$ cat flow/config.mk
export PLATFORM = sky130hd
export DESIGN_NAME = mapper
export DESIGN_NICKNAME = mapper
export VERILOG_FILES = /design/flow/design.v
export SDC_FILE = /design/flow/constraint.sdc
export NUM_CORES = 4
export LEC_CHECK = 0
export CAP_MARGIN = 10
export CORE_MARGIN = 2
export CORE_UTILIZATION = 72
export CTS_CLUSTER_SIZE = 39
export HOLD_SLACK_MARGIN = 0.3
export PLACE_DENSITY = 0.37
export SETUP_SLACK_MARGIN = 0.75
export SLEW_MARGIN = 20
$ cat flow/constraint.sdc
create_clock -name core_clock -period 8.09 [get_ports {clk}]
set_input_delay 1.6180 -clock core_clock [delete_from_list [all_inputs] [get_ports {clk}]]
set_output_delay 1.6180 -clock core_clock [all_outputs]
set_load 0.01 [all_outputs]
$ cat flow/design.v
module mapper #(
    parameter DIM4_WIDTH = 8,  
    parameter DIM3_WIDTH = 8, 
    parameter DIM2_WIDTH = 8,  
    parameter DIM1_WIDTH = 8,
    parameter IDX4_WIDTH = 8,  
    parameter IDX3_WIDTH = 8, 
    parameter IDX2_WIDTH = 8,  
    parameter IDX1_WIDTH = 8,
    parameter ROW_MAJOR = 1,   
    parameter ADDR_WIDTH = 32 
)( 
    input  logic                        clk,            
    input  logic                        rst,            
    input  logic [DIM4_WIDTH - 1:0]     dim4, 
    input  logic [DIM3_WIDTH - 1:0]     dim3, 
    input  logic [DIM2_WIDTH - 1:0]     dim2,
    input  logic [DIM1_WIDTH - 1:0]     dim1,
    input  logic [IDX4_WIDTH - 1:0]     idx4,
    input  logic [IDX3_WIDTH - 1:0]     idx3, 
    input  logic [IDX2_WIDTH - 1:0]     idx2,
    input  logic [IDX1_WIDTH - 1:0]     idx1,
    input  logic [ADDR_WIDTH - 1:0]     base_addr,
    output logic [ADDR_WIDTH - 1:0]     addr
);
    logic [ADDR_WIDTH - 1:0] mult1_result, mult2_result, mult3_result;
    logic [ADDR_WIDTH - 1:0] dim3_dim2_dim1, dim2_dim1;
    logic [ADDR_WIDTH - 1:0] addr_temp;
    generate
        if (ROW_MAJOR) begin : row_major_block
            always_ff @(posedge clk or posedge rst) begin
                if (rst) begin
                    dim2_dim1 <= '0;
                    dim3_dim2_dim1 <= '0;
                end else begin
                    dim2_dim1 <= dim2 * dim1;
                    dim3_dim2_dim1 <= dim3 * dim2 * dim1;
                end
            end
            always_ff @(posedge clk or posedge rst) begin
                if (rst) begin
                    mult1_result <= '0;
                    mult2_result <= '0;
                    mult3_result <= '0;
                end else begin
                    mult1_result <= idx4 * dim3_dim2_dim1;
                    mult2_result <= idx3 * dim2_dim1;
                    mult3_result <= idx2 * dim1;
                end
            end
            always_ff @(posedge clk or posedge rst) begin
                if (rst) begin
                    addr_temp <= '0;
                end else begin
                    addr_temp <= base_addr + mult1_result + mult2_result + mult3_result + idx1;
                end
            end
        end else begin : column_major_block
            always_ff @(posedge clk or posedge rst) begin
                if (rst) begin
                    dim2_dim1 <= '0;
                    dim3_dim2_dim1 <= '0;
                end else begin
                    dim2_dim1 <= dim2 * dim1;
                    dim3_dim2_dim1 <= dim3 * dim2 * dim1;
                end
            end
            always_ff @(posedge clk or posedge rst) begin
                if (rst) begin
                    mult1_result <= '0;
                    mult2_result <= '0;
                    mult3_result <= '0;
                end else begin
                    mult1_result <= idx4 * dim3_dim2_dim1;
                    mult2_result <= idx3 * dim2_dim1;
                    mult3_result <= idx1 * dim2;
                end
            end
            always_ff @(posedge clk or posedge rst) begin
                if (rst) begin
                    addr_temp <= '0;
                end else begin
                    addr_temp <= base_addr + mult1_result + mult2_result + mult3_result + idx2;
                end
            end
        end
    endgenerate
    assign addr = addr_temp;
endmodule
$ cat flow/run.sh
#!/bin/bash
# the make line also repeats each setting of config.mk as NAME=value (left out here)
make -C /OpenROAD-flow-scripts/flow DESIGN_CONFIG=/design/flow/config.mk WORK_HOME=/design/flow/orfs CLKGATE_MAP_FILE= finish
==> results of run 1 <==
-- per-stage QoR --
stage / util
4_1_cts: 0.827
3_3_place_gp: 0.800
3_5_place_dp: 0.800
2_1_floorplan: -
6_report: 0.835
5_1_grt: 0.835
-- what timing repair did --
item,4_1_cts,5_1_grt
pin swaps,66,53
buffers inserted,12,5
endpoints found under the hold margin,0,0
resized,146,62
setup endpoints to repair,17,17
-- final cells by class --
type                    instances  area, um^2  share of cell area
repair buffers                256        2310              0.0762
clock inverters                14         170             0.00561
inverters                     453        1710              0.0563
well taps                     468         586              0.0193
multi-input cells            2097       21500               0.710
clock buffers                  18         429              0.0141
flip-flops and latches        144        3600               0.119
-- per-layer routing --
layer | part of all wire | wire length [um]
met1 | 0.39 | 24100
met2 | 0.51 | 31600
met3 | 0.069 | 4280
met4 | 0.029 | 1790
met5 | 0 | 0
==> flow_summary.toml, run 1 <==
# physical design summary
[sta]
rsz0062_at_grt = "yes"
hold_viol = 0
timing.final.ws_setup_ns = -0.562
fmax_mhz = 116
holdWs_ns = 0.595
min_period_over_period = 1.07
setup-violations-final = 10
period_needed_ns = 8.65
worst_clock_skew_ns = 0.00874
final_max_slew_viol_count = 0
relSlewSlack = 0.201
fin_tns_setup_ns = -3.38
tightest_slew_ns = 1.20

[synthesis]
top_area_frac = 0.345
syn-num-nets = 3652
syn-instance-count = 2774
synth-seq-area-share = 0.137
ys_sh_xor = 0.0422
top_logic_kind = "adder cells"
synth_cell_types = 61
simple_gate_share = 0.168
syn_area_um2 = 26400
ys_sh_mux = 0.000379
synthArstFlopShare = 1.00
synth_adder_area_share = 0.499
ys_ff = 144
syn_area_per_cell_um2 = 9.51
topCellsByArea = "fa_1, ha_1, dfrtp_1, and2_1, inv_1"
yosysWarnings = 1
yosys.area.top_type = "fa_1"
synthAoiAreaFrac = 0.0782
ff_type = "dfrtp_1"
most_common_cell = "fa_1"
yosys_cells = 2774
ys_chip_area_um2 = 26400
common_cells = "fa_1, inv_1, and2_1"
synth-edff-count = 0

[critical_path]
start_kind = "input pin"
crit_type = "in2reg"
regToRegStartpoint = "dim2_dim1[6]$_DFF_PP0_"
crit_top_cell = "fa_1"
r2r_end = "mult2_result[23]$_DFF_PP0_"
critPathBufInv = 7
reg2reg_depth = 16
crit_family = "adder cells"
critPathArrivalTime_ns = 8.99
required_ns = 8.43
crit_cells = 29
crit_path_max_fanout = 7
startpoint = "dim3[2]"
ff2ff_setup_slack_ns = 2.86
max_stage_delay_ns = 0.53
endpoint = "dim3_dim2_dim1[19]$_DFF_PP0_"
cp-end-kind = "register"
cpMaxStageDelayCell = "fa_1"

[global_route]
grt_usage = 0.344
grtUsageMet3 = 0.0489
grtUsageMet1 = 0.432
grt_max_degree = 77
use_met2 = 0.614
grt_pass1_vias = 22100
grt_busiest_layer = "met2"
grt_pass1_wl_um = 105000
grt_antenna_before_repair = 0
grt.overflow.total = 0

[detailed_routing]
drt-initial-drc-count = 1092
ant_nets = 0
wire_per_inst_um = 17.9
n_antenna_cell = 0
dr_total_vias = 20100
drt-pass1-iter-count = 5
routed_via_density = 5.83
wirelength_um = 61700
drc = 0

[flow_run]
warnings = 39
drv_cap = 0

[worst_hold_path]
min_to = "addr_temp[0]$_DFF_PP0_"
hp-start = "mult3_result[0]$_DFF_PP0_"
min_delay_path_depth = 1
hold_class = "reg2reg"

[layout]
fin_area_um2 = 30300
stdcell_count = 3450
fill_cells = 2154
areaGrowthSynthToFinish_pct = 15.0
nets = 3847

[floorplanning]
die_area_um2 = 38200
core_util_floorplan = 0.726
io-pin-count = 130
row_count = 70
coreArea_um2 = 36300
dieHeight_um = 195
die_x_um = 195

[outcome]
so_faults = "setup timing"
status = "failed layout checks"

[clocking]
clk-insertion-delay-late_ns = 0.44
cts_tree = "yes"
clk_path_buf_depth = 2
holdBufCountCts = 0
root_buffer = "clkbuf_16"
cts.sinks = 144
htree_levels = 4
numCtsBuffers = 17
cts.clk_slew.worst_paths_ns = 0.07

[placed_design]
place_congestion = 0.879
dp_hpwl_um = 49500
dp.cells = 3401
port_buffers = 121
post_dp_cell_area_um2 = 29100
dpl_worst_slack_ns = -1.50
==> inputs of run 2 (changes only) <==
Settings changed: CAP_MARGIN 10 to 20, CORE_UTILIZATION 72 to 61, CTS_CLUSTER_SIZE 39 to 50, HOLD_SLACK_MARGIN 0.3 to default, MAX_ROUTING_LAYER from default to met4, PLACE_DENSITY 0.37 to default, SETUP_SLACK_MARGIN 0.75 to 2.13.
Clock period 8.09 ns to 7.96 ns, I/O delays scaled along.
==> flow_summary.toml, run 2 <==
# physical design summary
[outcome]
status = "failed layout checks"
so_faults = "setup timing"

[clocking]
htree_levels = 4
root_buffer = "clkbuf_16"
cts_tree = "yes"
cts.sinks = 144
cts.clk_slew.worst_paths_ns = 0.07
clk-insertion-delay-late_ns = 0.45
clk_path_buf_depth = 2
numCtsBuffers = 17

[global_route]
grt_pass1_wl_um = 103000
grt.overflow.total = 0
grt_max_degree = 77
grt_antenna_before_repair = 4
grt_pass1_vias = 21200
grt_usage = 0.299

[critical_path]
max_stage_delay_ns = 0.55
crit_family = "adder cells"
required_ns = 8.29
critPathArrivalTime_ns = 8.96
crit_path_max_fanout = 6
endpoint = "dim3_dim2_dim1[23]$_DFF_PP0_"
r2r_end = "mult2_result[21]$_DFF_PP0_"
startpoint = "dim2[2]"
ff2ff_setup_slack_ns = 2.88
cp-end-kind = "register"
crit_type = "in2reg"
regToRegStartpoint = "dim2_dim1[3]$_DFF_PP0_"
crit_top_cell = "fa_1"
reg2reg_depth = 17
crit_cells = 32
critPathBufInv = 7
cpMaxStageDelayCell = "fa_1"
start_kind = "input pin"

[sta]
period_needed_ns = 8.62
worst_clock_skew_ns = 0.00707
min_period_over_period = 1.08
rsz0062_at_grt = "yes"
timing.final.ws_setup_ns = -0.663
fmax_mhz = 116
hold_viol = 0
final_max_slew_viol_count = 0
tightest_slew_ns = 0.947
relSlewSlack = 0.368
setup-violations-final = 10

[synthesis]
synthArstFlopShare = 1.00
yosys_cells = 2774
syn_area_per_cell_um2 = 9.51
ff_type = "dfrtp_1"
simple_gate_share = 0.168
yosysWarnings = 1
synth-edff-count = 0
ys_sh_mux = 0.000379
topCellsByArea = "fa_1, ha_1, dfrtp_1, and2_1, inv_1"
syn_area_um2 = 26400
top_area_frac = 0.345
ys_ff = 144
syn-num-nets = 3652
synthAoiAreaFrac = 0.0782
synth_cell_types = 61
top_logic_kind = "adder cells"
ys_sh_xor = 0.0422
yosys.area.top_type = "fa_1"
common_cells = "fa_1, inv_1, and2_1"
synth_adder_area_share = 0.499
synth-seq-area-share = 0.137
syn-instance-count = 2774
most_common_cell = "fa_1"
ys_chip_area_um2 = 26400

[layout]
nets = 3864
areaGrowthSynthToFinish_pct = 16.3

[worst_hold_path]
hold_class = "reg2reg"
min_delay_path_depth = 1
min_to = "addr_temp[0]$_DFF_PP0_"
hp-start = "mult3_result[0]$_DFF_PP0_"

[floorplanning]
coreArea_um2 = 42900
die_x_um = 212
dieHeight_um = 212
io-pin-count = 130
die_area_um2 = 44900
row_count = 76
core_util_floorplan = 0.615

[detailed_routing]
drc = 0
ant_nets = 0
drt-pass1-iter-count = 5
wirelength_um = 60400
wire_per_inst_um = 16.8
drt-initial-drc-count = 1115
dr_total_vias = 19600
routed_via_density = 5.45

[placed_design]
dpl_worst_slack_ns = -1.64
port_buffers = 121
dp_hpwl_um = 50100
place_congestion = 0.885

[flow_run]
warnings = 39
drv_cap = 0
==> run 2: per-layer routing <==
metal  global-route usage  part of all wire  vias to the layer above
li1                     -                 -                     9105
met1                0.377              0.43                     9854
met2                0.502              0.50                      510
met3               0.0409             0.051                       88
met4               0.0935             0.023                        0
met5                    -                 0                        -
==> run 2: final cells by class <==
| type | count | area (um^2) |
|---|---|---|
| inverter | 453 | 1710 |
| tap | 585 | 732 |
| timing repair buffer | 273 | 2350 |
| sequential | 144 | 3600 |
| antenna | 5 | 12.5 |
| clock inverter | 15 | 183 |
| fill | 3217 | 12200 |
| multi-input combinational | 2097 | 21700 |
| clock buffer | 17 | 425 |
==> run 2: stage by stage <==
step,std cells,utilization,hold WS (ns),TNS [ns],cell area (um^2)
floorplan,2774,-,0.456,-3.04,26900
global placement,3527,0.685,0.569,-16.51,29400
detailed placement,3527,0.685,0.570,-18.01,29400
CTS,3572,0.707,0.584,-5.00,30300
global route,3588,0.716,0.610,-7.83,30700
finish,3589,0.716,0.586,-4.32,30700
==> run 2: repair_timing <==
action / CTS / global route
gates resized: 213 / 100
hold buffers: 0 / 0
buffers inserted: 13 / 12
endpoints found under the setup margin: 58 / 31
pin swaps: 76 / 77
==> inputs of run 3 (changes only) <==
Settings changed: CORE_UTILIZATION 61 to 72, CTS_CLUSTER_SIZE 50 to 86, HOLD_SLACK_MARGIN from default to -0.05, MAX_ROUTING_LAYER met4 to default, PLACE_DENSITY_LB_ADDON from default to 0.26, SETUP_SLACK_MARGIN 2.13 to 1.04.
Clock period 7.96 ns to 8.04 ns, I/O delays scaled along.
==> flow_summary.toml, run 3 <==
# physical design summary
[outcome]
status = "failed layout checks"
so_faults = "setup timing"

[synthesis]
synthArstFlopShare = 1.00
most_common_cell = "fa_1"
ff_type = "dfrtp_1"
yosysWarnings = 1
yosys.area.top_type = "fa_1"
ys_sh_mux = 0.000379
synth-edff-count = 0
syn-instance-count = 2774
common_cells = "fa_1, inv_1, and2_1"
simple_gate_share = 0.168
ys_chip_area_um2 = 26400
synthAoiAreaFrac = 0.0782
synth_adder_area_share = 0.499
top_area_frac = 0.345
yosys_cells = 2774
synth-seq-area-share = 0.137
top_logic_kind = "adder cells"
ys_sh_xor = 0.0422
synth_cell_types = 61
topCellsByArea = "fa_1, ha_1, dfrtp_1, and2_1, inv_1"
syn_area_um2 = 26400
syn_area_per_cell_um2 = 9.51
ys_ff = 144
syn-num-nets = 3652

[floorplanning]
row_count = 70
coreArea_um2 = 36300
core_util_floorplan = 0.726
io-pin-count = 130
die_x_um = 195
dieHeight_um = 195
die_area_um2 = 38200

[worst_hold_path]
hp-start = "mult3_result[0]$_DFF_PP0_"
min_to = "addr_temp[0]$_DFF_PP0_"
min_delay_path_depth = 1
hold_class = "reg2reg"

[sta]
period_needed_ns = 8.76
tightest_slew_ns = 1.07
hold_viol = 0
relSlewSlack = 0.283
min_period_over_period = 1.09
worst_clock_skew_ns = 0.0187
final_max_slew_viol_count = 0
fin_tns_setup_ns = -4.70
fmax_mhz = 114
timing.final.ws_setup_ns = -0.716
rsz0062_at_grt = "yes"
setup-violations-final = 10

[detailed_routing]
drc = 0
dr_total_vias = 20800
wirelength_um = 66500
drt-pass1-iter-count = 10
n_antenna_cell = 0
ant_nets = 0
wire_per_inst_um = 19.2
drt-initial-drc-count = 1723
routed_via_density = 6.00

[global_route]
grt_max_degree = 86
grt_pass1_vias = 22600
grt_pass1_wl_um = 108000
grt_antenna_before_repair = 3
grt_usage = 0.358
grt.overflow.total = 0

[critical_path]
required_ns = 8.40
startpoint = "dim2[2]"
start_kind = "input pin"
regToRegStartpoint = "dim2_dim1[3]$_DFF_PP0_"
crit_family = "adder cells"
critPathBufInv = 8
cpMaxStageDelayCell = "fa_1"
crit_cells = 34
critPathArrivalTime_ns = 9.12
cp-end-kind = "register"
reg2reg_depth = 16
r2r_end = "mult2_result[23]$_DFF_PP0_"
endpoint = "dim3_dim2_dim1[23]$_DFF_PP0_"
ff2ff_setup_slack_ns = 2.74
crit_path_max_fanout = 8
max_stage_delay_ns = 0.55
crit_type = "in2reg"

[placed_design]
port_buffers = 121
place_congestion = 0.942
post_dp_cell_area_um2 = 29100
dpl_worst_slack_ns = -1.53
dp.cells = 3407
dp_hpwl_um = 51100

[clocking]
cts_tree = "yes"
root_buffer = "clkbuf_16"
clk-insertion-delay-late_ns = 0.45
clk_path_buf_depth = 2
htree_levels = 4
cts.sinks = 144
holdBufCountCts = 0
cts.clk_slew.worst_paths_ns = 0.07
numCtsBuffers = 17

[flow_run]
drv_cap = 0
warnings = 38

[layout]
nets = 3867
final_core_util = 0.838
fill_cells = 1929
areaGrowthSynthToFinish_pct = 15.4
fin_area_um2 = 30500
stdcell_count = 3470
run 3: cell type report:
type	instances	area, um^2	area share
well taps	468	586	0.0192
multi-input cells	2097	21500	0.706
clock inverters	13	154	0.00505
flip-flops and latches	144	3600	0.118
repair buffers	276	2470	0.0812
inverters	453	1710	0.0560
clock buffers	19	433	0.0142
run 3: routing by layer:
metal  wire [um]  track usage  vias to the layer above
li1            -            -                     9118
met1       24000        0.423                    10300
met2       33900        0.640                     1094
met3        5390       0.0706                      307
met4        3150        0.152                        2
met5          13            0                        -
run 3: stage by stage:
stage / hold slack [ns]
2_1_floorplan: 0.456
3_3_place_gp: 0.472
3_5_place_dp: 0.494
4_1_cts: 0.501
5_1_grt: 0.509
6_report: 0.499
run 3: timing repair:
| action | in CTS | in global routing |
|---|---|---|
| setup endpoints to repair | 18 | 19 |
| gates resized | 162 | 50 |
| buffers inserted | 16 | 15 |
| pin swaps | 62 | 63 |
==> inputs of run 4 (changes only) <==
Settings changed: CAP_MARGIN 20 to 10, CELL_PAD_IN_SITES_DETAIL_PLACEMENT from default to 0, CORE_UTILIZATION 72 to 63, CTS_CLUSTER_SIZE 86 to default, HOLD_SLACK_MARGIN -0.05 to default, MIN_ROUTING_LAYER from default to met1, PLACE_DENSITY_LB_ADDON 0.26 to 0.08, SETUP_SLACK_MARGIN 1.04 to 2.52, SLEW_MARGIN 20 to 40, TNS_END_PERCENT from default to 55.
Clock period 8.04 ns to 13.8 ns, I/O delays scaled along.
==> flow_summary.toml, run 4 <==
# physical design summary
[outcome]
status = "timing/DRC/antenna clean"

[clocking]
clk-insertion-delay-late_ns = 0.45
cts.sinks = 144
htree_levels = 4
holdBufCountCts = 0
cts.clk_slew.worst_paths_ns = 0.07
cts_tree = "yes"
numCtsBuffers = 17
clk_path_buf_depth = 2
root_buffer = "clkbuf_16"

[sta]
fmax_mhz = 92.1
relSlewSlack = 0.461
rsz0062_at_grt = "no"
tightest_slew_ns = 0.806
holdWs_ns = 0.520
final_max_slew_viol_count = 0
fin_tns_setup_ns = 0
worst_clock_skew_ns = 0.00984
setup-violations-final = 0
min_period_over_period = 0.787
period_needed_ns = 10.86
hold_viol = 0

[synthesis]
synthAoiAreaFrac = 0.0782
yosysWarnings = 1
synthArstFlopShare = 1.00
syn-instance-count = 2774
synth-seq-area-share = 0.137
syn_area_per_cell_um2 = 9.51
common_cells = "fa_1, inv_1, and2_1"
synth_adder_area_share = 0.499
syn_area_um2 = 26400
ys_sh_mux = 0.000379
yosys_cells = 2774
ys_ff = 144
synth_cell_types = 61
ff_type = "dfrtp_1"
topCellsByArea = "fa_1, ha_1, dfrtp_1, and2_1, inv_1"
top_logic_kind = "adder cells"
top_area_frac = 0.345
synth-edff-count = 0
syn-num-nets = 3652
simple_gate_share = 0.168
ys_sh_xor = 0.0422
ys_chip_area_um2 = 26400
yosys.area.top_type = "fa_1"
most_common_cell = "fa_1"

[placed_design]
port_buffers = 121
dp_hpwl_um = 46700
place_congestion = 0.852

[detailed_routing]
n_antenna_cell = 0
wirelength_um = 58000
wire_per_inst_um = 17.1
drc = 0
drt-pass1-iter-count = 7
ant_nets = 0
drt-initial-drc-count = 1223
routed_via_density = 5.61
dr_total_vias = 19000

[critical_path]
critPathArrivalTime_ns = 11.19
start_kind = "input pin"
crit_top_cell = "fa_1"
crit_type = "in2reg"
crit_path_max_fanout = 8
required_ns = 14.13
endpoint = "dim3_dim2_dim1[23]$_DFF_PP0_"
crit_cells = 31
cpMaxStageDelayCell = "clkdlybuf4s50_1"
crit_family = "adder cells"
ff2ff_setup_slack_ns = 8.60
startpoint = "dim3[5]"
cp-end-kind = "register"
max_stage_delay_ns = 0.66
regToRegStartpoint = "dim3_dim2_dim1[9]$_DFF_PP0_"
critPathBufInv = 7
r2r_end = "mult1_result[30]$_DFF_PP0_"
reg2reg_depth = 16

[floorplanning]
io-pin-count = 130
die_area_um2 = 43500
core_util_floorplan = 0.642
row_count = 74
die_x_um = 209
coreArea_um2 = 41100
dieHeight_um = 209

[worst_hold_path]
hold_class = "reg2reg"
min_to = "addr_temp[0]$_DFF_PP0_"
hp-start = "mult3_result[0]$_DFF_PP0_"
min_delay_path_depth = 1

[layout]
final-comb-area_um2 = 20800
areaGrowthSynthToFinish_pct = 8.78
fill_cells = 3213
final-seq-area_um2 = 3600
nets = 3726

[global_route]
grt_usage = 0.287
grt_pass1_wl_um = 101000
grt_pass1_vias = 21000
grt_antenna_before_repair = 1
grt.overflow.total = 0
grt_max_degree = 75

[flow_run]
drv_cap = 0
warnings = 34
-- run 4: metal layers --
layer / vias to the layer above / global-route usage / wire, um
li1: 8838 / - / -
met1: 9567 / 0.374 / 25200
met2: 556 / 0.504 / 28700
met3: 79 / 0.0359 / 2940
met4: 0 / 0.0850 / 1070
met5: - / 0 / 0
-- run 4: what timing repair did --
item                                   CTS  global route
buffers inserted                         0             2
endpoints found under the hold margin    0             0
resized                                  2            11
pin swaps                                0             1
setup endpoints to repair                1             6
-- run 4: layout make-up --
| type | instances | share of cell area |
|---|---|---|
| well taps | 532 | 0.0232 |
| inverters | 453 | 0.0594 |
| repair buffers | 135 | 0.0456 |
| clock inverters | 15 | 0.00606 |
| flip-flops and latches | 144 | 0.126 |
| clock buffers | 17 | 0.0148 |
| multi-input cells | 2097 | 0.725 |
-- run 4: metrics by stage --
stage	util	cells	cell area, um^2	setup WS [ns]
after floorplan	-	2774	26400	3.52
after global placement	0.683	3359	28100	2.21
after detailed placement	0.682	3359	28100	2.04
after CTS	0.697	3391	28700	2.54
after global routing	0.698	3393	28700	2.53
final	0.698	3393	28700	2.94
==> inputs of run 5 (changes only) <==
Settings changed: ABC_AREA from default to 1, CELL_PAD_IN_SITES_DETAIL_PLACEMENT 0 to default, CORE_UTILIZATION 63 to 72, CTS_CLUSTER_DIAMETER from default to 221, CTS_CLUSTER_SIZE from default to 35, MIN_ROUTING_LAYER met1 to default, PLACE_DENSITY_LB_ADDON 0.08 to default, SETUP_SLACK_MARGIN 2.52 to 2.29, SLEW_MARGIN 40 to 20, TNS_END_PERCENT 55 to 5.
Clock period 13.8 ns to 7.85 ns, I/O delays scaled along.
==> flow_summary.toml, run 5 <==
# physical design summary
[sta]
fin_tns_setup_ns = -3.27
tightest_slew_ns = 1.22
rsz0062_at_grt = "yes"
min_period_over_period = 1.05
fmax_mhz = 121
hold_viol = 0
setup-violations-final = 13
relSlewSlack = 0.187
period_needed_ns = 8.25
worst_clock_skew_ns = 0.0163
final_max_slew_viol_count = 0
timing.final.ws_setup_ns = -0.405

[clocking]
cts.sinks = 144
cts.clk_slew.worst_paths_ns = 0.07
clk-insertion-delay-late_ns = 0.47
numCtsBuffers = 17
htree_levels = 4
clk_path_buf_depth = 2
root_buffer = "clkbuf_16"
cts_tree = "yes"

[worst_hold_path]
hold_class = "reg2reg"
hp-start = "mult3_result[0]$_DFF_PP0_"
min_delay_path_depth = 1
min_to = "addr_temp[0]$_DFF_PP0_"

[global_route]
grt_antenna_before_repair = 6
grt_pass1_wl_um = 125000
grt_usage = 0.378
grt_max_degree = 83
grt.overflow.total = 0
grt_pass1_vias = 26800

[synthesis]
top_logic_kind = "adder cells"
common_cells = "nand2_1, inv_1, fa_1"
top_area_frac = 0.315
syn_area_per_cell_um2 = 7.45
simple_gate_share = 0.213
yosys.area.top_type = "fa_1"
synthArstFlopShare = 1.00
synth-seq-area-share = 0.125
syn-instance-count = 3878
ys_ff = 144
topCellsByArea = "fa_1, nand2_1, ha_1, inv_1, dfrtp_1"
ys_sh_mux = 0
ys_sh_xor = 0.0255
syn-num-nets = 4756
synth-edff-count = 0
yosys_cells = 3878
yosysWarnings = 1
synth_adder_area_share = 0.456
most_common_cell = "nand2_1"
synthAoiAreaFrac = 0.0344
ys_chip_area_um2 = 28900
ff_type = "dfrtp_1"
synth_cell_types = 28
syn_area_um2 = 28900

[placed_design]
dp_hpwl_um = 60700
dpl_worst_slack_ns = -0.939
port_buffers = 121
dp.cells = 4510
place_congestion = 0.918

[layout]
stdcell_count = 4574
areaGrowthSynthToFinish_pct = 13.6
nets = 4908

[detailed_routing]
drt-pass1-iter-count = 8
wirelength_um = 79900
dr_total_vias = 25600
drc = 0
ant_nets = 0
wire_per_inst_um = 17.5
routed_via_density = 5.61
drt-initial-drc-count = 2190

[critical_path]
ff2ff_setup_slack_ns = 3.39
crit_type = "in2reg"
crit_path_max_fanout = 6
crit_top_cell = "fa_1"
regToRegStartpoint = "dim2_dim1[7]$_DFF_PP0_"
startpoint = "dim2[6]"
crit_cells = 31
cp-end-kind = "register"
critPathArrivalTime_ns = 8.61
max_stage_delay_ns = 0.58
required_ns = 8.20
r2r_end = "mult2_result[22]$_DFF_PP0_"
reg2reg_depth = 13
crit_family = "adder cells"
cpMaxStageDelayCell = "fa_1"
endpoint = "dim3_dim2_dim1[22]$_DFF_PP0_"
critPathBufInv = 7
start_kind = "input pin"

[floorplanning]
die_area_um2 = 41800
dieHeight_um = 204
die_x_um = 204
coreArea_um2 = 39600
io-pin-count = 130
core_util_floorplan = 0.729
row_count = 73

[flow_run]
drv_cap = 0
warnings = 39

[outcome]
so_faults = "setup timing"
status = "failed layout checks"
-- run 5: cell type report --
| class | instances | area, um^2 |
|---|---|---|
| Clock buffer | 19 | 453 |
| Sequential cell | 144 | 3600 |
| Fill cell | 2458 | 6800 |
| Antenna cell | 6 | 15.0 |
| Timing Repair Buffer | 263 | 2350 |
| Multi-Input combinational cell | 2611 | 21900 |
| Clock inverter | 13 | 118 |
| Inverter | 993 | 3740 |
| Tap cell | 525 | 657 |
-- run 5: through the flow --
step | instance area [um^2] | hold WS, ns | utilization
2_1_floorplan | 29300 | 0.456 | -
3_3_place_gp | 31400 | 0.491 | 0.793
3_5_place_dp | 31400 | 0.518 | 0.793
4_1_cts | 32300 | 0.544 | 0.815
5_1_grt | 32800 | 0.561 | 0.829
6_report | 32800 | 0.539 | 0.829
-- run 5: routing by layer --
layer  part of all wire  GRT usage  vias up  wire length, um
li1                   -          -    11600                -
met3              0.077     0.0494      410             6150
met2               0.49      0.670     1347            39400
met4              0.063      0.185        2             5010
met5            0.00016          0        -               13
met1               0.37      0.456    12300            29300
-- run 5: repair_timing --
item	CTS	global route
hold buffers	0	0
pin swaps	56	54
buffers inserted	14	12
resized	132	123
endpoints found under the setup margin	65	75
==> inputs of run 6 (changes only) <==
Settings changed: CAP_MARGIN 10 to 20, CELL_PAD_IN_SITES_DETAIL_PLACEMENT from default to 2, CORE_MARGIN 2 to 5, CORE_UTILIZATION 72 to 38, CTS_CLUSTER_DIAMETER 221 to 272, CTS_CLUSTER_SIZE 35 to default, MAX_ROUTING_LAYER from default to met4, MIN_ROUTING_LAYER from default to met1, PLACE_DENSITY from default to 0.77, SETUP_SLACK_MARGIN 2.29 to 2.34, SLEW_MARGIN 20 to 0, TNS_END_PERCENT 5 to 40.
Clock period 7.85 ns to 20.0 ns, I/O delays scaled along.
==> flow_summary.toml, run 6 <==
# physical design summary
[synthesis]
yosys_cells = 3878
ys_chip_area_um2 = 28900
syn-num-nets = 4756
synth_cell_types = 28
common_cells = "nand2_1, inv_1, fa_1"
syn_area_um2 = 28900
ys_sh_mux = 0
yosysWarnings = 1
synthArstFlopShare = 1.00
top_logic_kind = "adder cells"
synth_adder_area_share = 0.456
syn_area_per_cell_um2 = 7.45
synthAoiAreaFrac = 0.0344
synth-edff-count = 0
syn-instance-count = 3878
top_area_frac = 0.315
ys_ff = 144
synth-seq-area-share = 0.125
most_common_cell = "nand2_1"
simple_gate_share = 0.213
topCellsByArea = "fa_1, nand2_1, ha_1, inv_1, dfrtp_1"
ff_type = "dfrtp_1"
ys_sh_xor = 0.0255
yosys.area.top_type = "fa_1"

[placed_design]
place_congestion = 0.902
dp_hpwl_um = 179000
post_dp_cell_area_um2 = 30900
port_buffers = 121

[clocking]
clk_path_buf_depth = 2
post_cts_buffers = 0
root_buffer = "clkbuf_16"
numCtsBuffers = 17
cts.sinks = 144
holdBufCountCts = 0
htree_levels = 4
cts.repair.resized = 0

[floorplanning]
dieHeight_um = 286
die_area_um2 = 81700
io-pin-count = 130
core_util_floorplan = 0.382
coreArea_um2 = 75700
die_x_um = 286
row_count = 101

[outcome]
tool.error = "[ERROR GRT-0116] Global routing finished with congestion. Check the congestion regions in the DRC Viewer."
haltStage = "global routing (5_1_grt)"
status = "stopped before the end"

[global_route]
grt_usage = 0.726
grt.overflow.total = 2160
==> run 6: metal layers <==
metal	GRT overflow	global-route usage
met1	93	0.683
met2	1467	0.935
met3	98	0.532
met4	502	0.697
met5	-	-
==> run 6: metrics by stage <==
step	std cells	worst slack, ns	hold WS, ns	util
after CTS	4885	5.96	0.560	0.416
after detailed placement	4853	5.47	0.545	0.408
after floorplan	3878	9.05	0.456	-
after global placement	4853	7.96	0.469	0.408
==> inputs of run 7 (changes only) <==
Settings changed: ABC_AREA 1 to default, CAP_MARGIN 20 to 40, CELL_PAD_IN_SITES_DETAIL_PLACEMENT 2 to default, CORE_MARGIN 5 to 2, CORE_UTILIZATION 38 to 72, CTS_CLUSTER_DIAMETER 272 to default, CTS_CLUSTER_SIZE from default to 39, HOLD_SLACK_MARGIN from default to 0.3, MAX_ROUTING_LAYER met4 to default, MIN_ROUTING_LAYER met1 to default, PLACE_DENSITY 0.77 to default, PLACE_DENSITY_LB_ADDON from default to 0.01, SETUP_SLACK_MARGIN 2.34 to 0.75, SLEW_MARGIN 0 to 20.
Clock period 20.0 ns to 7.94 ns, I/O delays scaled along.
==> flow_summary.toml, run 7 <==
# physical design summary
[flow_run]
warnings = 37
drv_cap = 0

[clocking]
holdBufCountCts = 0
numCtsBuffers = 17
htree_levels = 4
clk_path_buf_depth = 2
cts.sinks = 144
cts.clk_slew.worst_paths_ns = 0.08
cts_tree = "yes"
clk-insertion-delay-late_ns = 0.45
root_buffer = "clkbuf_16"

[critical_path]
ff2ff_setup_slack_ns = 2.62
r2r_end = "mult2_result[23]$_DFF_PP0_"
cp-end-kind = "register"
crit_top_cell = "fa_1"
max_stage_delay_ns = 0.56
critPathArrivalTime_ns = 9.06
start_kind = "input pin"
regToRegStartpoint = "dim2_dim1[5]$_DFF_PP0_"
crit_family = "adder cells"
cpMaxStageDelayCell = "fa_1"
crit_type = "in2reg"
crit_path_max_fanout = 4
reg2reg_depth = 16
required_ns = 8.32
endpoint = "dim3_dim2_dim1[22]$_DFF_PP0_"
crit_cells = 32
critPathBufInv = 8
startpoint = "dim2[7]"

[synthesis]
ys_chip_area_um2 = 26400
common_cells = "fa_1, inv_1, and2_1"
syn-instance-count = 2774
top_area_frac = 0.345
ff_type = "dfrtp_1"
syn_area_per_cell_um2 = 9.51
synthAoiAreaFrac = 0.0782
synth_cell_types = 61
synth-seq-area-share = 0.137
synthArstFlopShare = 1.00
yosysWarnings = 1
yosys_cells = 2774
syn-num-nets = 3652
most_common_cell = "fa_1"
ys_sh_mux = 0.000379
yosys.area.top_type = "fa_1"
topCellsByArea = "fa_1, ha_1, dfrtp_1, and2_1, inv_1"
synth-edff-count = 0
simple_gate_share = 0.168
syn_area_um2 = 26400
ys_ff = 144
synth_adder_area_share = 0.499
top_logic_kind = "adder cells"
ys_sh_xor = 0.0422

[detailed_routing]
wirelength_um = 62600
drt-pass1-iter-count = 5
drt-initial-drc-count = 1371
n_antenna_cell = 0
dr_total_vias = 20200
ant_nets = 0
wire_per_inst_um = 18.1
routed_via_density = 5.82
drc = 0

[outcome]
status = "failed layout checks"
so_faults = "setup timing"

[sta]
setup-violations-final = 10
fmax_mhz = 115
fin_tns_setup_ns = -5.13
timing.final.ws_setup_ns = -0.745
min_period_over_period = 1.09
worst_clock_skew_ns = 0.0170
relSlewSlack = 0.418
final_max_slew_viol_count = 0
period_needed_ns = 8.68
holdWs_ns = 0.561
hold_viol = 0
tightest_slew_ns = 0.871
rsz0062_at_grt = "yes"

[placed_design]
dp.cells = 3414
post_dp_cell_area_um2 = 29100
place_congestion = 0.919
port_buffers = 121
dp_hpwl_um = 49900
dpl_worst_slack_ns = -1.66

[floorplanning]
core_util_floorplan = 0.726
die_area_um2 = 38200
io-pin-count = 130
die_x_um = 195
dieHeight_um = 195
row_count = 70
coreArea_um2 = 36300

[global_route]
grt.overflow.total = 0
grt_usage = 0.349
grt_antenna_before_repair = 2
grt_max_degree = 65
grt_pass1_vias = 22200
grt_pass1_wl_um = 106000

[layout]
areaGrowthSynthToFinish_pct = 14.4
stdcell_count = 3468
fin_area_um2 = 30200
nets = 3865

[worst_hold_path]
min_delay_path_depth = 1
hp-start = "mult3_result[0]$_DFF_PP0_"
hold_class = "reg2reg"
min_to = "addr_temp[0]$_DFF_PP0_"
==> run 7: metrics by stage <==
| step | utilization |
|---|---|
| CTS | 0.826 |
| global route | 0.830 |
| detailed placement | 0.800 |
| floorplan | - |
| finish | 0.830 |
| global placement | 0.798 |
==> run 7: area by class of cell <==
cell class / count / area (um^2)
clock buffers: 17 / 425
clock inverters: 15 / 194
well taps: 468 / 586
inverters: 453 / 1710
flip-flops and latches: 144 / 3600
multi-input cells: 2097 / 21300
fillers: 2191 / 6170
repair buffers: 274 / 2390
==> run 7: layer usage <==
metal	wire, um	track usage
met3	4310	0.0560
met5	27	0
met1	24800	0.433
met2	31400	0.614
met4	2070	0.139
==> run 7: repair_timing <==
item | CTS | global route
gates resized | 124 | 26
setup endpoints to repair | 18 | 17
setup buffers | 17 | 4
pin swaps | 60 | 34
==> inputs of run 8 (changes only) <==
Settings changed: CAP_MARGIN 40 to 20, CORE_ASPECT_RATIO from default to 0.91, CTS_CLUSTER_SIZE 39 to default, HOLD_SLACK_MARGIN 0.3 to default, PLACE_DENSITY from default to 0.37, PLACE_DENSITY_LB_ADDON 0.01 to default, SETUP_SLACK_MARGIN 0.75 to default.
Clock period 7.94 ns to 7.14 ns, I/O delays scaled along.
==> flow_summary.toml, run 8 <==
# physical design summary
[outcome]
status = "failed layout checks"
so_faults = "setup timing"

[critical_path]
required_ns = 7.52
critPathBufInv = 8
ff2ff_setup_slack_ns = 1.85
startpoint = "dim2[5]"
crit_top_cell = "fa_1"
crit_cells = 33
cpMaxStageDelayCell = "fa_1"
regToRegStartpoint = "dim2_dim1[5]$_DFF_PP0_"
crit_type = "in2reg"
critPathArrivalTime_ns = 8.90
crit_path_max_fanout = 4
crit_family = "adder cells"
max_stage_delay_ns = 0.57
r2r_end = "mult2_result[23]$_DFF_PP0_"
reg2reg_depth = 16
cp-end-kind = "register"
endpoint = "dim3_dim2_dim1[22]$_DFF_PP0_"
start_kind = "input pin"

[synthesis]
ys_chip_area_um2 = 26400
common_cells = "fa_1, inv_1, and2_1"
ff_type = "dfrtp_1"
syn-num-nets = 3652
synth-edff-count = 0
top_area_frac = 0.345
yosys_cells = 2774
most_common_cell = "fa_1"
synthArstFlopShare = 1.00
topCellsByArea = "fa_1, ha_1, dfrtp_1, and2_1, inv_1"
synth-seq-area-share = 0.137
simple_gate_share = 0.168
yosys.area.top_type = "fa_1"
ys_ff = 144
top_logic_kind = "adder cells"
synthAoiAreaFrac = 0.0782
syn_area_um2 = 26400
synth_adder_area_share = 0.499
synth_cell_types = 61
syn-instance-count = 2774
ys_sh_xor = 0.0422
ys_sh_mux = 0.000379
yosysWarnings = 1
syn_area_per_cell_um2 = 9.51

[layout]
fill_cells = 2049
areaGrowthSynthToFinish_pct = 14.5
nets = 3881

[detailed_routing]
wirelength_um = 63600
dr_total_vias = 20300
wire_per_inst_um = 18.2
drc = 0
routed_via_density = 5.82
ant_nets = 0
drt-initial-drc-count = 1167
drt-pass1-iter-count = 5

[sta]
tightest_slew_ns = 1.05
rsz0062_at_grt = "yes"
worst_clock_skew_ns = 0.0102
hold_viol = 0
fmax_mhz = 117
setup-violations-final = 15
timing.final.ws_setup_ns = -1.39
holdWs_ns = 0.530
relSlewSlack = 0.295
final_max_slew_viol_count = 0
period_needed_ns = 8.53
min_period_over_period = 1.19

[clocking]
cts.clk_slew.worst_paths_ns = 0.07
htree_levels = 4
clk_path_buf_depth = 2
clk-insertion-delay-late_ns = 0.46
cts.sinks = 144
root_buffer = "clkbuf_16"
numCtsBuffers = 17
cts_tree = "yes"

[flow_run]
warnings = 39
drv_cap = 0

[global_route]
grt_pass1_vias = 22800
grt_usage = 0.356
grt.overflow.total = 0
grt_pass1_wl_um = 108000
grt_antenna_before_repair = 6
grt_max_degree = 99

[floorplanning]
dieHeight_um = 187
coreArea_um2 = 35900
die_area_um2 = 38200
core_util_floorplan = 0.735
row_count = 66
io-pin-count = 130
die_x_um = 205

[worst_hold_path]
hold_class = "reg2reg"
min_delay_path_depth = 1
min_to = "addr_temp[0]$_DFF_PP0_"
hp-start = "mult3_result[0]$_DFF_PP0_"

[placed_design]
dpl_worst_slack_ns = -2.20
port_buffers = 121
dp_hpwl_um = 51100
place_congestion = 0.920
run 8: cell type report:
cell class | instances | area [um^2] | area share
clock inverters | 14 | 149 | 0.00493
well taps | 476 | 596 | 0.0197
flip-flops and latches | 144 | 3600 | 0.119
diodes | 5 | 12.5 | 0.000414
clock buffers | 17 | 425 | 0.0141
inverters | 453 | 1710 | 0.0564
repair buffers | 290 | 2460 | 0.0815
multi-input cells | 2097 | 21300 | 0.704
run 8: routing by layer:
| metal | part of all wire | GRT usage | vias up | routed length, um |
|---|---|---|---|---|
| met4 | 0.035 | 0.147 | 2 | 2200 |
| met5 | 0.00017 | 0 | - | 11 |
| met2 | 0.50 | 0.606 | 785 | 31900 |
| li1 | - | - | 9151 | - |
| met3 | 0.069 | 0.0590 | 169 | 4410 |
| met1 | 0.39 | 0.452 | 10200 | 25100 |
run 8: per-stage QoR:
step,util,setup TNS [ns],cell area (um^2),instances
after floorplan,-,-11.82,26600,2774
after global placement,0.813,-27.08,29200,3441
after detailed placement,0.813,-29.77,29200,3441
after CTS,0.837,-12.05,30100,3482
after global routing,0.841,-17.33,30200,3495
final,0.841,-13.20,30200,3496
run 8: timing repair:
item	CTS	global route
buffers inserted	11	9
hold buffers	0	0
setup endpoints to repair	17	16
pin swaps	45	31
resized	117	21
==> inputs of run 9 (changes only) <==
Settings changed: CAP_MARGIN 20 to 30, CELL_PAD_IN_SITES_DETAIL_PLACEMENT from default to 0, CORE_ASPECT_RATIO 0.91 to default, CTS_CLUSTER_DIAMETER from default to 356, CTS_CLUSTER_SIZE from default to 54, GPL_ROUTABILITY_DRIVEN from default to 0, HOLD_SLACK_MARGIN from default to 0.29, MIN_ROUTING_LAYER from default to met1, PLACE_DENSITY 0.37 to default, PLACE_DENSITY_LB_ADDON from default to 0.01, SETUP_SLACK_MARGIN from default to -0.61, SLEW_MARGIN 20 to 40, TNS_END_PERCENT 40 to 55.
Clock period 7.14 ns to 6.28 ns, I/O delays scaled along.
==> flow_summary.toml, run 9 <==
# physical design summary
[synthesis]
synth-edff-count = 0
simple_gate_share = 0.168
yosysWarnings = 1
yosys_cells = 2774
yosys.area.top_type = "fa_1"
synthAoiAreaFrac = 0.0782
common_cells = "fa_1, inv_1, and2_1"
top_area_frac = 0.345
ys_ff = 144
ff_type = "dfrtp_1"
ys_sh_mux = 0.000379
ys_chip_area_um2 = 26400
ys_sh_xor = 0.0422
top_logic_kind = "adder cells"
synth_cell_types = 61
synth_adder_area_share = 0.499
syn_area_per_cell_um2 = 9.51
synth-seq-area-share = 0.137
topCellsByArea = "fa_1, ha_1, dfrtp_1, and2_1, inv_1"
syn_area_um2 = 26400
synthArstFlopShare = 1.00
syn-num-nets = 3652
syn-instance-count = 2774
most_common_cell = "fa_1"

[layout]
stdcell_count = 3532
nets = 3929
areaGrowthSynthToFinish_pct = 17.0
fin_area_um2 = 30900
final-comb-area_um2 = 21400
final-seq-area_um2 = 3600
fill_cells = 2009

[critical_path]
reg2reg_depth = 16
start_kind = "input pin"
crit_family = "adder cells"
startpoint = "dim3[3]"
crit_type = "in2reg"
regToRegStartpoint = "dim2_dim1[6]$_DFF_PP0_"
cp-end-kind = "register"
ff2ff_setup_slack_ns = 1.24
critPathBufInv = 8
endpoint = "dim3_dim2_dim1[23]$_DFF_PP0_"
required_ns = 6.64
crit_top_cell = "fa_1"
r2r_end = "mult2_result[21]$_DFF_PP0_"
max_stage_delay_ns = 0.55
cpMaxStageDelayCell = "fa_1"
critPathArrivalTime_ns = 8.63
crit_cells = 32
crit_path_max_fanout = 7

[detailed_routing]
wire_per_inst_um = 18.6
drt-pass1-iter-count = 6
ant_nets = 0
n_antenna_cell = 0
drt-initial-drc-count = 1525
drc = 0
dr_total_vias = 20700
routed_via_density = 5.85
wirelength_um = 65600

[global_route]
grt_pass1_vias = 22800
grt_antenna_before_repair = 3
grt_pass1_wl_um = 109000
grt_usage = 0.358
grt_max_degree = 101
grt.overflow.total = 0

[sta]
period_needed_ns = 8.27
worst_clock_skew_ns = 0.0107
timing.final.ws_setup_ns = -1.99
relSlewSlack = 0.556
fmax_mhz = 121
setup-violations-final = 17
holdWs_ns = 0.516
tightest_slew_ns = 0.666
min_period_over_period = 1.32
rsz0062_at_grt = "yes"
hold_viol = 0
fin_tns_setup_ns = -23.49
final_max_slew_viol_count = 0

[floorplanning]
row_count = 70
coreArea_um2 = 36300
dieHeight_um = 195
core_util_floorplan = 0.726
die_x_um = 195
io-pin-count = 130
die_area_um2 = 38200

[outcome]
so_faults = "setup timing"
status = "failed layout checks"

[clocking]
clk-insertion-delay-late_ns = 0.44
numCtsBuffers = 17
htree_levels = 4
root_buffer = "clkbuf_16"
cts.sinks = 144
holdBufCountCts = 0
clk_path_buf_depth = 2
cts.clk_slew.worst_paths_ns = 0.07
cts_tree = "yes"

[worst_hold_path]
min_to = "addr_temp[0]$_DFF_PP0_"
hold_class = "reg2reg"
hp-start = "mult3_result[0]$_DFF_PP0_"
min_delay_path_depth = 1

[placed_design]
post_dp_cell_area_um2 = 29700
dp_hpwl_um = 51500
port_buffers = 121
dpl_worst_slack_ns = -2.96
dp.cells = 3480

[flow_run]
warnings = 39
drv_cap = 0
run 9: area by class of cell:
cell class                 count  area share
clock inverter                15     0.00710
inverter                     453      0.0553
timing repair buffer         338      0.0957
clock buffer                  17      0.0138
tap                          468      0.0190
multi-input combinational   2097       0.692
sequential                   144       0.117
run 9: repair_timing:
| item | in CTS | in global routing |
|---|---|---|
| buffers inserted | 12 | 10 |
| pin swaps | 60 | 60 |
| resized | 120 | 63 |
| setup endpoints to repair | 17 | 17 |
| endpoints found under the hold margin | 0 | 0 |
run 9: routing by layer:
layer | vias to the layer above | GRT usage | part of all wire
met2 | 937 | 0.643 | 0.51
met4 | 2 | 0.135 | 0.038
met1 | 10300 | 0.431 | 0.38
met3 | 214 | 0.0656 | 0.072
met5 | - | 0 | 0.00020
li1 | 9235 | - | -
run 9: per-stage QoR:
step                       util
after global placement    0.816
after detailed placement  0.816
after global routing      0.849
after CTS                 0.841
after floorplan               -
final                     0.849
==> inputs of run 10 (changes only) <==
Settings changed: CAP_MARGIN 30 to 20, CELL_PAD_IN_SITES_DETAIL_PLACEMENT 0 to default, CORE_UTILIZATION 72 to 66, CTS_CLUSTER_DIAMETER 356 to default, CTS_CLUSTER_SIZE 54 to default, GPL_ROUTABILITY_DRIVEN 0 to default, HOLD_SLACK_MARGIN 0.29 to default, MIN_ROUTING_LAYER met1 to default, PLACE_DENSITY_LB_ADDON 0.01 to default, SETUP_SLACK_MARGIN -0.61 to -0.6, SLEW_MARGIN 40 to 20, TNS_END_PERCENT 55 to default.
Clock period 6.28 ns to 7.82 ns, I/O delays scaled along.
==> flow_summary.toml, run 10 <==
# physical design summary
[global_route]
grt_pass1_wl_um = 102000
grtUsageMet1 = 0.398
grt.overflow.total = 0
grt_antenna_before_repair = 0
grt_max_degree = 87
grt_usage = 0.309
grt_pass1_vias = 21300
grtUsageMet3 = 0.0429
grt_busiest_layer = "met2"
use_met2 = 0.550

[synthesis]
simple_gate_share = 0.168
synth-seq-area-share = 0.137
synth_adder_area_share = 0.499
synthAoiAreaFrac = 0.0782
top_area_frac = 0.345
yosysWarnings = 1
syn-instance-count = 2774
top_logic_kind = "adder cells"
synth_cell_types = 61
ys_chip_area_um2 = 26400
syn_area_um2 = 26400
synthArstFlopShare = 1.00
syn-num-nets = 3652
ys_sh_xor = 0.0422
ys_ff = 144
most_common_cell = "fa_1"
syn_area_per_cell_um2 = 9.51
topCellsByArea = "fa_1, ha_1, dfrtp_1, and2_1, inv_1"
synth-edff-count = 0
yosys_cells = 2774
yosys.area.top_type = "fa_1"
ff_type = "dfrtp_1"
ys_sh_mux = 0.000379
common_cells = "fa_1, inv_1, and2_1"

[outcome]
status = "failed layout checks"
so_faults = "setup timing"

[sta]
min_period_over_period = 1.09
hold_viol = 0
period_needed_ns = 8.55
holdWs_ns = 0.565
setup-violations-final = 11
final_max_slew_viol_count = 0
rsz0062_at_grt = "yes"
fin_tns_setup_ns = -4.68
relSlewSlack = 0.307
tightest_slew_ns = 1.04
timing.final.ws_setup_ns = -0.728
fmax_mhz = 117
worst_clock_skew_ns = 0.0172

[floorplanning]
dieHeight_um = 204
die_area_um2 = 41600
die_x_um = 204
io-pin-count = 130
core_util_floorplan = 0.666
row_count = 73
coreArea_um2 = 39600

[detailed_routing]
routed_via_density = 5.56
ant_nets = 0
wire_per_inst_um = 17.3
dr_total_vias = 19600
drc = 0
drt-initial-drc-count = 936
drt-pass1-iter-count = 7
n_antenna_cell = 0
wirelength_um = 60700

[critical_path]
crit_family = "adder cells"
endpoint = "dim3_dim2_dim1[23]$_DFF_PP0_"
crit_top_cell = "fa_1"
max_stage_delay_ns = 0.58
reg2reg_depth = 16
crit_path_max_fanout = 7
critPathArrivalTime_ns = 8.92
regToRegStartpoint = "dim2_dim1[3]$_DFF_PP0_"
crit_cells = 30
critPathBufInv = 6
cp-end-kind = "register"
required_ns = 8.20
startpoint = "dim3[4]"
cpMaxStageDelayCell = "fa_1"
start_kind = "input pin"
r2r_end = "mult2_result[23]$_DFF_PP0_"
crit_type = "in2reg"
ff2ff_setup_slack_ns = 2.45

[placed_design]
port_buffers = 121
dpl_worst_slack_ns = -1.72
place_congestion = 0.911
dp_hpwl_um = 50200

[clocking]
clk-insertion-delay-late_ns = 0.45
cts.clk_slew.worst_paths_ns = 0.07
root_buffer = "clkbuf_16"
numCtsBuffers = 17
holdBufCountCts = 0
cts_tree = "yes"
clk_path_buf_depth = 2
cts.sinks = 144
htree_levels = 4

[worst_hold_path]
min_to = "addr_temp[0]$_DFF_PP0_"
hp-start = "mult3_result[0]$_DFF_PP0_"
min_delay_path_depth = 1
hold_class = "reg2reg"

[layout]
fill_cells = 2821
areaGrowthSynthToFinish_pct = 14.4
nets = 3860

[flow_run]
drv_cap = 0
warnings = 39
-- run 10: metrics by stage --
step            util  cells  cell area, um^2
2_1_floorplan      -   2774            26600
5_1_grt        0.762   3520            30200
3_3_place_gp   0.736   3477            29200
6_report       0.762   3520            30200
4_1_cts        0.752   3517            29800
3_5_place_dp   0.736   3477            29200
-- run 10: layout make-up --
| type | count | area, um^2 | share of cell area |
|---|---|---|---|
| timing repair buffer | 269 | 2350 | 0.0778 |
| clock buffer | 24 | 482 | 0.0160 |
| inverter | 453 | 1710 | 0.0565 |
| sequential | 144 | 3600 | 0.119 |
| multi-input combinational | 2097 | 21300 | 0.706 |
| tap | 525 | 657 | 0.0218 |
| clock inverter | 8 | 80.1 | 0.00265 |
-- run 10: timing repair --
action | 4_1_cts | 5_1_grt
pin swaps | 35 | 72
cloned | 0 | 0
setup buffers | 9 | 12
resized | 89 | 78
setup endpoints to repair | 11 | 10
-- run 10: metal layers --
| layer | up-vias | wire (um) |
|---|---|---|
| met5 | - | 0 |
| met4 | 0 | 1250 |
| met1 | 9742 | 25400 |
| li1 | 9112 | - |
| met3 | 102 | 3540 |
| met2 | 618 | 30600 |
==> inputs of run 11 (changes only) <==
Settings changed: ABC_AREA from default to 1, CORE_ASPECT_RATIO from default to 0.5, CORE_UTILIZATION 66 to 69, CTS_CLUSTER_DIAMETER from default to 375, CTS_CLUSTER_SIZE from default to 100, PLACE_DENSITY from default to 0.37, SETUP_SLACK_MARGIN -0.6 to default, TNS_END_PERCENT from default to 10.
Clock period 7.82 ns to 10.1 ns, I/O delays scaled along.
==> flow_summary.toml, run 11 <==
# physical design summary
[global_route]
grt_usage = 0.335
grt_antenna_before_repair = 2
grt_pass1_vias = 24500
grt_max_degree = 83
grt.overflow.total = 0
grt_pass1_wl_um = 117000

[flow_run]
drv_cap = 0
warnings = 36

[synthesis]
most_common_cell = "nand2_1"
syn_area_per_cell_um2 = 7.45
topCellsByArea = "fa_1, nand2_1, ha_1, inv_1, dfrtp_1"
ys_ff = 144
synth-edff-count = 0
synthAoiAreaFrac = 0.0344
ff_type = "dfrtp_1"
yosysWarnings = 1
ys_chip_area_um2 = 28900
synthArstFlopShare = 1.00
syn-num-nets = 4756
ys_sh_mux = 0
syn_area_um2 = 28900
syn-instance-count = 3878
ys_sh_xor = 0.0255
synth_cell_types = 28
common_cells = "nand2_1, inv_1, fa_1"
synth_adder_area_share = 0.456
top_logic_kind = "adder cells"
top_area_frac = 0.315
simple_gate_share = 0.213
synth-seq-area-share = 0.125
yosys.area.top_type = "fa_1"
yosys_cells = 3878

[floorplanning]
die_area_um2 = 43600
io-pin-count = 130
core_util_floorplan = 0.707
dieHeight_um = 149
row_count = 52
coreArea_um2 = 40900
die_x_um = 293

[clocking]
htree_levels = 4
root_buffer = "clkbuf_16"
numCtsBuffers = 17
cts_tree = "yes"
cts.clk_slew.worst_paths_ns = 0.06
clk_path_buf_depth = 2
holdBufCountCts = 0
cts.sinks = 144
cts.repair.resized = 0
post_cts_buffers = 0
clk-insertion-delay-late_ns = 0.45

[sta]
tightest_slew_ns = 1.16
rsz0062_at_grt = "no"
fmax_mhz = 107
final_max_slew_viol_count = 0
worst_clock_skew_ns = 0.0108
holdWs_ns = 0.506
hold_viol = 0
period_needed_ns = 9.38
timing.final.ws_setup_ns = 0.723
relSlewSlack = 0.222
fin_tns_setup_ns = 0
min_period_over_period = 0.928
setup-violations-final = 0

[critical_path]
endpoint = "dim3_dim2_dim1[22]$_DFF_PP0_"
max_stage_delay_ns = 0.76
required_ns = 10.44
critPathBufInv = 7
crit_cells = 30
crit_family = "adder cells"
start_kind = "input pin"
crit_path_max_fanout = 10
cp-end-kind = "register"
critPathArrivalTime_ns = 9.71
crit_top_cell = "fa_1"
cpMaxStageDelayCell = "clkdlybuf4s50_1"
regToRegStartpoint = "dim3_dim2_dim1[8]$_DFF_PP0_"
crit_type = "in2reg"
reg2reg_depth = 17
r2r_end = "mult1_result[28]$_DFF_PP0_"
ff2ff_setup_slack_ns = 5.74
startpoint = "dim2[3]"

[layout]
nets = 4792
stdcell_count = 4467
areaGrowthSynthToFinish_pct = 7.40

[detailed_routing]
drc = 0
dr_total_vias = 23700
drt-pass1-iter-count = 8
ant_nets = 0
wire_per_inst_um = 15.3
drt-initial-drc-count = 1592
routed_via_density = 5.30
n_antenna_cell = 0
wirelength_um = 68500

[worst_hold_path]
min_delay_path_depth = 1
min_to = "addr_temp[0]$_DFF_PP0_"
hp-start = "mult3_result[0]$_DFF_PP0_"
hold_class = "reg2reg"

[outcome]
status = "timing/DRC/antenna clean"

[placed_design]
dpl_worst_slack_ns = 0.325
port_buffers = 121
dp_hpwl_um = 57000
dp.cells = 4435
place_congestion = 0.936
==> run 11: cell type report <==
class | instances | area, um^2
tap | 540 | 676
clock buffer | 18 | 439
sequential | 144 | 3600
inverter | 993 | 3730
timing repair buffer | 147 | 1390
clock inverter | 14 | 148
fill | 3205 | 9820
multi-input combinational | 2611 | 21100
==> run 11: per-stage QoR <==
stage	cell area (um^2)	util
after global routing	31000	0.760
after CTS	31100	0.760
final	31000	0.760
after detailed placement	30500	0.746
after floorplan	28900	-
after global placement	30500	0.746
==> run 11: layer usage <==
layer  GRT usage  wire length, um  vias up
li1            -                -    11400
met1       0.466            30400    11300
met2       0.554            31100      899
met3      0.0599             5940       98
met4      0.0796             1140        0
met5           0                0        -
==> inputs of run 12 (changes only) <==
Settings changed: ABC_AREA 1 to default, CAP_MARGIN 20 to 5, CORE_ASPECT_RATIO 0.5 to default, CORE_UTILIZATION 69 to 72, CTS_CLUSTER_DIAMETER 375 to default, CTS_CLUSTER_SIZE 100 to 41, HOLD_SLACK_MARGIN from default to -0.08, MAX_ROUTING_LAYER from default to met4, PLACE_DENSITY 0.37 to default, SETUP_SLACK_MARGIN from default to 0.34, SLEW_MARGIN 20 to 30, TNS_END_PERCENT 10 to default.
Clock period 10.1 ns to 6.22 ns, I/O delays scaled along.
==> flow_summary.toml, run 12 <==
# physical design summary
[detailed_routing]
drt-initial-drc-count = 1647
ant_nets = 0
wire_per_inst_um = 19.9
wirelength_um = 70200
drt-pass1-iter-count = 5
dr_total_vias = 21200
drc = 0
wl_met2_um = 36100
wl_met3_um = 5440
m1WireLength_um = 25700
routed_via_density = 5.99
top_layer = "met4"

[synthesis]
synthArstFlopShare = 1.00
yosysWarnings = 1
ff_type = "dfrtp_1"
syn-num-nets = 3652
syn_area_per_cell_um2 = 9.51
yosys_cells = 2774
top_area_frac = 0.345
yosys.area.top_type = "fa_1"
synth_cell_types = 61
ys_ff = 144
synth-edff-count = 0
topCellsByArea = "fa_1, ha_1, dfrtp_1, and2_1, inv_1"
syn-instance-count = 2774
ys_sh_mux = 0.000379
synth_adder_area_share = 0.499
simple_gate_share = 0.168
top_logic_kind = "adder cells"
most_common_cell = "fa_1"
synth-seq-area-share = 0.137
ys_sh_xor = 0.0422
synthAoiAreaFrac = 0.0782
ys_chip_area_um2 = 26400
common_cells = "fa_1, inv_1, and2_1"
syn_area_um2 = 26400

[clocking]
numCtsBuffers = 17
cts.clk_slew.worst_paths_ns = 0.08
cts.sinks = 144
clk_path_buf_depth = 2
root_buffer = "clkbuf_16"
clk-insertion-delay-late_ns = 0.45
holdBufCountCts = 0
cts_tree = "yes"
htree_levels = 4

[layout]
fill_cells = 1875
areaGrowthSynthToFinish_pct = 18.5
final-seq-area_um2 = 3600
final-comb-area_um2 = 21700
fin_area_um2 = 31300
nets = 3929

[sta]
tightest_slew_ns = 0.727
fmax_mhz = 119
setup-violations-final = 18
final_max_slew_viol_count = 0
fin_tns_setup_ns = -27.18
period_needed_ns = 8.42
relSlewSlack = 0.516
min_period_over_period = 1.35
hold_viol = 0
holdWs_ns = 0.541
worst_clock_skew_ns = 0.0154
rsz0062_at_grt = "yes"
timing.final.ws_setup_ns = -2.20

[global_route]
grt_usage = 0.381
grt_max_degree = 104
grt.overflow.total = 0
grt_pass1_vias = 22900
grt_pass1_wl_um = 112000
grt_antenna_before_repair = 2

[outcome]
so_faults = "setup timing"
status = "failed layout checks"

[placed_design]
dp_hpwl_um = 52400
dpl_worst_slack_ns = -2.94
port_buffers = 121
post_dp_cell_area_um2 = 29700
place_congestion = 0.940

[critical_path]
cpMaxStageDelayCell = "fa_1"
crit_path_max_fanout = 7
max_stage_delay_ns = 0.53
r2r_end = "mult2_result[23]$_DFF_PP0_"
crit_type = "in2reg"
ff2ff_setup_slack_ns = 1.12
critPathBufInv = 11
startpoint = "dim2[2]"
crit_top_cell = "fa_1"
crit_family = "adder cells"
cp-end-kind = "register"
endpoint = "dim3_dim2_dim1[22]$_DFF_PP0_"
required_ns = 6.58
critPathArrivalTime_ns = 8.78
start_kind = "input pin"
regToRegStartpoint = "dim2_dim1[5]$_DFF_PP0_"
crit_cells = 35
reg2reg_depth = 17

[floorplanning]
row_count = 70
dieHeight_um = 195
core_util_floorplan = 0.726
io-pin-count = 130
die_area_um2 = 38200
die_x_um = 195
coreArea_um2 = 36300

[worst_hold_path]
min_to = "addr_temp[0]$_DFF_PP0_"
hp-start = "mult3_result[0]$_DFF_PP0_"
hold_class = "reg2reg"
min_delay_path_depth = 1

[flow_run]
drv_cap = 0
warnings = 41
[run 12: final cells by class]
| type | instances | area share |
|---|---|---|
| antenna | 2 | 0.000160 |
| clock buffer | 18 | 0.0137 |
| clock inverter | 14 | 0.00504 |
| inverter | 453 | 0.0547 |
| multi-input combinational | 2097 | 0.695 |
| sequential | 144 | 0.115 |
| tap | 468 | 0.0187 |
| timing repair buffer | 338 | 0.0978 |
[run 12: repair_timing]
action / in CTS / in global routing
pin swaps: 65 / 75
resized: 156 / 93
buffers inserted: 20 / 20
endpoints found under the setup margin: 21 / 32
[run 12: per-layer routing]
metal / GRT usage / vias to the layer above
li1: - / 9238
met1: 0.449 / 10500
met2: 0.668 / 1140
met3: 0.0566 / 265
met4: 0.136 / 0
met5: - / -
[run 12: through the flow]
| step | std cells | utilization |
|---|---|---|
| 5_1_grt | 3534 | 0.860 |
| 2_1_floorplan | 2774 | - |
| 6_report | 3534 | 0.860 |
| 3_3_place_gp | 3460 | 0.816 |
| 3_5_place_dp | 3460 | 0.816 |
| 4_1_cts | 3512 | 0.846 |
